## alpha
Design ex2_1, start of the top module:
module ex2_1 (
	      input 		 clk, rst, validi,
	      input [31:0] 	 data_in,
	      output logic 	 valido, 
	      output logic [31:0] data_out
	      );
Size: roughly 7,300 cells after synthesis, ~170 flip-flops, ~60,000 um2 of cells after synthesis.
Settings: LEC_CHECK=0, CAP_MARGIN=35, CELL_PAD_IN_SITES_GLOBAL_PLACEMENT=2, CORE_MARGIN=9, CORE_UTILIZATION=40, CTS_CLUSTER_SIZE=27, GPL_ROUTABILITY_DRIVEN=0, GPL_TIMING_DRIVEN=0, HOLD_SLACK_MARGIN=0.02, PLACE_DENSITY=0.74, SLEW_MARGIN=15; clock period 12.0 ns.
run.sh (not shown) runs the stock make flow with config.mk's settings and CLKGATE_MAP_FILE=.
Input-level comparison between beta and alpha:
- a deleted GPL_TIMING_DRIVEN that had been 0
- a deleted CTS_CLUSTER_SIZE that had been 27
- a change of CAP_MARGIN from 35 to 20
- a change of CORE_MARGIN from 9 to 2
- a deleted CELL_PAD_IN_SITES_GLOBAL_PLACEMENT that had been 2
- a deleted PLACE_DENSITY that had been 0.74
- a deleted GPL_ROUTABILITY_DRIVEN that had been 0
- a change of SLEW_MARGIN from 15 to 20
- a deleted HOLD_SLACK_MARGIN that had been 0.02
- a change of the clock period (ns, I/O delays scaled along) from 12.0 to 17.0
==> results <==
Layout-stage area growth over the synthesis result (lower): beta. beta ran to completion and came out clean on the timing, design-rule and antenna checks. beta against alpha: count of clock-net buffers in the final layout barely changed, flip-flop and latch share of the layout cell area climbed 0.28 points, total negative slack for setup checks barely changed. Register-to-register slack: alpha and beta compared, lower one is alpha. Re combined area of all synthesized cells: no difference whatsoever between alpha and beta. alpha → beta: count of input and output buffers +about 3%, met1 track demand over resource in global routing fell 12 points. beta vs alpha — non-clock buffer instance count of the final layout dropped by more than half. NOTE: final non-filler cell area in beta falls short of that of alpha.
#### Input delta (gamma over beta)
- CORE_UTILIZATION: 40 -> 70
- MAX_ROUTING_LAYER: unset -> met4
- CTS_CLUSTER_SIZE: unset -> 32
- the clock period (ns, I/O delays scaled along): 17.0 -> 8.69
### Flow results
- STATUS run=gamma STAGES=ALL_DONE FINAL_CHECKS=FAILED CAUSE=negative setup slack
- On first-pass GRT wire length: gamma sits above beta.
- The number of ordinary and repair buffers in the finished layout in beta is 0.24 times that in gamma.
- Re share of the final layout cell area in multi-input gates: beta was higher than gamma.
- Looking at top routing layer in use, the met5 result is from beta; the met4 one comes from gamma.
- gamma vs. beta: buffer share of cell area now larger; worst hold margin moved up; number of antenna violations at the first check in global routing now smaller.
--- input diff gamma..delta ---
- changing CTS_CLUSTER_SIZE from 32 to 79
- setting TNS_END_PERCENT to 5 for the first time
- changing CORE_UTILIZATION from 70 to 72
- setting CTS_CLUSTER_DIAMETER to 353 for the first time
- changing the clock period (ns, I/O delays scaled along) from 8.69 to 8.94
==> results <==
- delta -> stages 100% | layout checks FAIL | negative setup slack
- The hold slack of delta is lower than that of gamma.
- Min non-clock buffer area fraction after layout across gamma and delta: delta
- [compare] base=gamma new=delta: fraction of area in registers increased by 0.20 points relative to the old numbers, number of global-route vias before repair decreased by about 3% relative to the old numbers, post-synthesis to final-layout area growth decreased by 3.9 points relative to the old numbers.

* * *

## violet
Starting RTL as in the previous note.
clock: 8.89 ns
lec_check: 0
cap_margin: 20
cell_pad_in_sites_global_placement: 0
core_aspect_ratio: 1.04
core_margin: 2
core_utilization: 72
cts_cluster_diameter: 77
hold_slack_margin: -0.05
min_routing_layer: met1
place_density_lb_addon: 0.15
slew_margin: 20
tns_end_percent: 85
[violet] flow finished | final checks: failed | reasons: negative setup slack
Here is what was changed in the inputs of ember compared with violet.
Settings: a deleted HOLD_SLACK_MARGIN that had been -0.05; a change of CORE_UTILIZATION from 72 to 34; a deleted TNS_END_PERCENT that had been 85; a deleted MIN_ROUTING_LAYER that had been met1; a deleted CELL_PAD_IN_SITES_GLOBAL_PLACEMENT that had been 0; a deleted CORE_ASPECT_RATIO that had been 1.04; a deleted CTS_CLUSTER_DIAMETER that had been 77; a deleted PLACE_DENSITY_LB_ADDON that had been 0.15; a change of the clock period (ns, I/O delays scaled along) from 8.89 to 9.8.
Findings:
violet -> ember: number of top-level pins delta 0, exact match
Relative to violet, ember improves cell area.
violet has lower slew at the pin closest to its max-slew limit than ember.
In summary, ember completed successfully, with a layout that passed the timing, design-rule and antenna checks.
Against violet, ember comes in 24% lower on first-iteration DRC count.
Per the comparison of ember with violet, final worst-path setup slack increased 0.99 ns, length of routed met3 wiring decreased about 40%.
Here is what was changed in the inputs of xenon compared with ember.
Settings: putting PLACE_DENSITY at 0.39 where nothing was set; putting ABC_AREA at 1 where nothing was set; putting CTS_CLUSTER_SIZE at 96 where nothing was set; swapping 34 for 68 in CORE_UTILIZATION; swapping 9.8 for 6.03 in the clock period (ns, I/O delays scaled along).
==> results <==
The final clock period utilization by the worst path of xenon is higher than that of ember.
Ran to the end and failed final checks on negative setup slack: xenon.
xenon and ember ended up with nearly the same area of all sequential standard cells.
xenon against ember; estimated wirelength of the detail-placed design is up by a few percent.
xenon ends up with higher global-route wire length before repair than ember does.
Count of cells along the worst hold path: xenon > ember
Synthesized net count in xenon is about 7% above ember.
Relative to xenon, the following input files were edited for cedar:
Settings: removing PLACE_DENSITY (formerly 0.39); changing CORE_UTILIZATION from 68 to 40; removing ABC_AREA (formerly 1); removing CTS_CLUSTER_SIZE (formerly 96); changing the clock period (ns, I/O delays scaled along) from 6.03 to 10.0.
## What came out
cedar | stages: all done | timing, DRC, antenna: all pass
Met2 capacity usage during global routing, cedar and xenon: smaller value in cedar
Via count went down by more than 10% going from xenon to cedar.
Number of placement rows (higher): cedar
Going from xenon to cedar, area after synthesis now sits higher, average cell area after synthesis now sits higher.
